## milestone1
module milestone1 (
	input logic CLOCK_50_I,                    
	input logic resetn,
	input  logic            M1_en,
	output  logic            M1_end,
	output logic   [17:0]   SRAM_address,
	input  logic   [15:0]   SRAM_read_data,
	output logic   [15:0]   SRAM_write_data,
	output logic            SRAM_we_n
);
export LEC_CHECK = 0
export ABC_AREA = 0
export CAP_MARGIN = 15
export CORE_MARGIN = 2
export CORE_UTILIZATION = 72
export CTS_CLUSTER_DIAMETER = 400
export CTS_CLUSTER_SIZE = 14
export PLACE_DENSITY = 0.95
export SLEW_MARGIN = 20
create_clock -name core_clock -period 5.43 [get_ports {CLOCK_50_I}]
run.sh (not shown) runs the stock make flow with config.mk's settings and CLKGATE_MAP_FILE=.
The starting point aborted during global routing (5_1_grt).
Change:
ABC_AREA = not set   (was 0)
CORE_UTILIZATION = 65   (was 72)
CTS_CLUSTER_DIAMETER = not set   (was 400)
CTS_CLUSTER_SIZE = not set   (was 14)
MAX_ROUTING_LAYER = met4   (was not set)
PLACE_DENSITY = not set   (was 0.95)
clock period = 8.44 ns   (was 5.43 ns; I/O delays follow)
Effect: The changed run ended with an error in global routing (5_1_grt) with GRT-0232. Synthesized area does not change. Die size increases by roughly a tenth. Synthesized cell count stays the same.
Change:
CAP_MARGIN = 20   (was 15)
CORE_UTILIZATION = 64   (was 65)
MAX_ROUTING_LAYER = not set   (was met4)
clock period = 10.9 ns   (was 8.44 ns; I/O delays follow)
After rerunning: This time the run passed the timing, design-rule and antenna checks. Synthesized cell count does not change. Die area went up by 1.5%. Area after synthesis is unchanged.


Starting RTL as in the previous note.
// milestone1
module milestone1 (
	input logic CLOCK_50_I,                    
	input logic resetn,
	input  logic            M1_en,
	output  logic            M1_end,
	output logic   [17:0]   SRAM_address,
	input  logic   [15:0]   SRAM_read_data,
	output logic   [15:0]   SRAM_write_data,
	output logic            SRAM_we_n
);
typedef enum logic [6:0] {
  S_DELAY1,
	S_IDLE,
	IN_S_0,
	IN_S_1,
	IN_S_2,
	IN_S_3,
	IN_S_4,
	IN_S_5,
	IN_S_6,
	IN_S_7,
	IN_S_8,
	IN_S_9,
	IN_S_10,
	IN_S_11,
	IN_S_12,
	IN_S_13,
	IN_S_14,
	IN_S_15,
	IN_S_16,
	IN_S_17,
	IN_S_18,
	IN_S_19,
	IN_S_20,
	IN_S_21,
	CC_S0_0,
	CC_S0_1,
	CC_S0_2,
	CC_S0_3,
	CC_S0_4,
	CC_S0_5,
	CC_S1_0,
	CC_S1_1,
	CC_S1_2,
	CC_S1_3,
	CC_S1_4,
	CC_S1_5,
	EN_S_0,
	EN_S_1,
	EN_S_2,
	EN_S_3,
	EN_S_4,
	EN_S_5,
	EN_S_6,
	EN_S_7,
	EN_S_8,
	EN_S_9,
	EN_S_10,
	EN_S_11,
	EN_S_12,
	EN_S_13,
	EN_S_14,
	EN_S_15,
	EN_S_16,
	EN_S_17,
	EN_S_18,
	EN_S_19,
	EN_S_20,
	EN_S_21,
	EN_S_22,
	EN_S_23,
	EN_S_24,
	EN_S_25,
	EN_S_26,
	EN_S_27
} M1_state;
M1_state state;
parameter Yaddress = 18'd0,
Uaddress = 18'd38400,
Vaddress = 18'd57600,
RGBaddress = 18'd146944;
logic [17:0] data_counter;
logic [17:0] Y_counter;
logic [17:0] RGB_counter;
logic [17:0] U_counter; 
logic [9:0] Vert_count;
logic [9:0] Hori_count;
logic [15:0] Y;
logic [7:0] U [5:0];
logic [7:0] V [5:0];
logic [7:0] Ytest;
logic [7:0] Utest;
logic [7:0] Vtest;
logic [15:0] UPrime;
logic [15:0] VPrime;
logic [32:0] U_Even;
logic [32:0] U_Odd;
logic [32:0] V_Even;
logic [32:0] V_Odd;
logic [15:0] STORY;
logic [15:0] STORU;
logic [15:0] STORV;
logic [31:0] ans1;
logic [31:0] ans2;
logic [15:0] R;
logic [15:0] G;
logic [15:0] B;
logic [31:0] R0;
logic [31:0] G0;
logic [31:0] B0;
logic [31:0] R1;
logic [31:0] G1;
logic [31:0] B1;
logic [31:0] Mult_op_1, Mult_op_2, Mult_op_3, Mult_op_4, Mult_op_5, Mult_op_6, Mult_op_7, Mult_op_8;
  ...
clock: 13.0 ns
lec_check: 0
abc_area: 0
cap_margin: 30
core_aspect_ratio: 0.89
core_margin: 4
core_utilization: 38
gpl_routability_driven: 0
gpl_timing_driven: 0
hold_slack_margin: 0.28
max_routing_layer: met4
slew_margin: 20
tns_end_percent: 5
The baseline produced a clean layout.
Change:
==> flow/config.mk (replaced) <==
export PLATFORM = sky130hd
export DESIGN_NAME = milestone1
export DESIGN_NICKNAME = milestone1
export VERILOG_FILES = /design/flow/design.v
export SDC_FILE = /design/flow/constraint.sdc
export NUM_CORES = 4
export LEC_CHECK = 0
export ABC_AREA = 1
export CAP_MARGIN = 20
export CORE_MARGIN = 2
export CORE_UTILIZATION = 40
export CTS_CLUSTER_DIAMETER = 221
export GPL_TIMING_DRIVEN = 0
export SLEW_MARGIN = 20
export TNS_END_PERCENT = 45
Effect: Register-to-register slack gains 0.39 ns. Routed wire length goes up by 17%. Design area goes up by 5.4%. Setup slack is better by 0.39 ns.
